run A:
// fpga3
module fpga3(
    input [3:0] SW,
    input rot_A, input rot_B, input rot_dwn,
    input BTN0, input BTN1, input BTN2,
    input reset, input clk,
    output [7:0] LED,
	 output R, output G, output B,
	 output h_sync, output v_sync
    );
For scale: about 58 flip-flops.
Settings: LEC_CHECK=0, ABC_AREA=0, CAP_MARGIN=20, CELL_PAD_IN_SITES_DETAIL_PLACEMENT=1, CELL_PAD_IN_SITES_GLOBAL_PLACEMENT=2, CORE_MARGIN=9, CORE_UTILIZATION=40, CTS_CLUSTER_DIAMETER=328, GPL_ROUTABILITY_DRIVEN=0, GPL_TIMING_DRIVEN=0, SLEW_MARGIN=20; clock period 52.9 ns.
run.sh (not shown) runs the stock make flow with config.mk's settings and CLKGATE_MAP_FILE=.
What run B does differently from run A at the input level:
- CORE_MARGIN: 9 -> 2
- ABC_AREA: 0 -> 1
- CELL_PAD_IN_SITES_GLOBAL_PLACEMENT: 2 -> unset
- CORE_UTILIZATION: 40 -> 52
- GPL_ROUTABILITY_DRIVEN: 0 -> unset
- CTS_CLUSTER_SIZE: unset -> 95
- GPL_TIMING_DRIVEN: 0 -> unset
- CTS_CLUSTER_DIAMETER: 328 -> unset
- CELL_PAD_IN_SITES_DETAIL_PLACEMENT: 1 -> unset
- the clock period (ns, I/O delays scaled along): 52.9 -> 30.6
[summary]
What the final checks of run B revealed, after a flow that finished every stage, was a layout that fails on setup timing.
Worst-case register-to-register setup slack in run B vs run A: down 11.01 ns
Run B vs run A on layout inverter count without the clock tree: run B is the higher one.
Diff run A -> run B: initial core utilization higher, average size of a mapped cell fell by 14%.
Going from run A to run B, post-detailed-placement cell area grew by a few percent.
fa_1 as the slowest cell on the critical path was reported by run B, and xnor2_1 by run A.
Run B ends up with a global router's overall resource usage that is 6.9 points higher than in run A.
Summary of the comparison: well-tap cell count is lower in run B, relative to run A.
As of run B, number of cells in the yosys synthesis report had risen by more than 10% compared to run A.
Edits applied to the flow inputs when going from run B to run C:
- CTS_CLUSTER_SIZE removed (was 95)
- PLACE_DENSITY_LB_ADDON newly set to 0.08
- CORE_UTILIZATION changed from 52 to 72
- the clock period (ns, I/O delays scaled along) changed from 30.6 to 26.9
Nothing crashed in run C and all stages finished; the problem is that the final layout failed, the offending checks being setup timing. Sort run B and run C by number of placed instances, taps included desc -> top: run B. Run C has signed area change from the synthesized netlist to the final layout below what run B had. Run C vs. run B: sequential portion of the cell area level; overall via count from detail_route now sits higher; die area now sits lower; met1 wire length down about 16%. [compare] base=run B new=run C: area of the mapped netlist saw little to no change, cell count saw a decrease, total wire length after detailed routing saw an increase.
### run C -> run D
- an added CTS_CLUSTER_DIAMETER of 147
- an added CORE_ASPECT_RATIO of 0.9
- a deleted PLACE_DENSITY_LB_ADDON that had been 0.08
- an added PLACE_DENSITY of 0.36
- an added SETUP_SLACK_MARGIN of 2.38
Notes after the runs:
- The final report for run D shows a completed flow and a layout that fails verification, specifically setup timing.
- Run C and run D ended up with nearly the same residual DRC count.
- Compared with run C, run D shows worst hold slack lower by 0.0046 ns.
- Compared with run C, total wirelength of the detailed-routed design in run D decreased by a few percent.
- Comparing run D with run C, the cell area after placement came out essentially unchanged.
- From run C to run D the numbers moved as follows: arrival time at the worst endpoint increased 0.03 ns, number of antenna diodes increased 2.
- [compare] base=run C new=run D: sequential share of layout area closely matched the old numbers.
Relative to run D, the following input files were edited for run E:
- CTS_CLUSTER_DIAMETER now 233, was 147
- SETUP_SLACK_MARGIN no longer set, was 2.38
- CORE_ASPECT_RATIO no longer set, was 0.9
- PLACE_DENSITY no longer set, was 0.36
- the clock period (ns, I/O delays scaled along) now 34.1, was 26.9
## What came out
- Run E: PASS, flow complete, no timing, DRC or antenna violations
- Compare run E and run D | tapcell count lower: run E
- Number of buffers added for setup after CTS for run E: 9 down relative to run D
- Worst setup slack (higher): run E
- Final instance area down about 3.6% in run E wrt run D
diff inputs: run E => run F
- clearing CTS_CLUSTER_DIAMETER, which used to be 233
- swapping 34.1 for 61.7 in the clock period (ns, I/O delays scaled along)
==> results <==
Run F against run E: total of clock buffers placed in the layout now smaller, post-cts resize count went down 14.
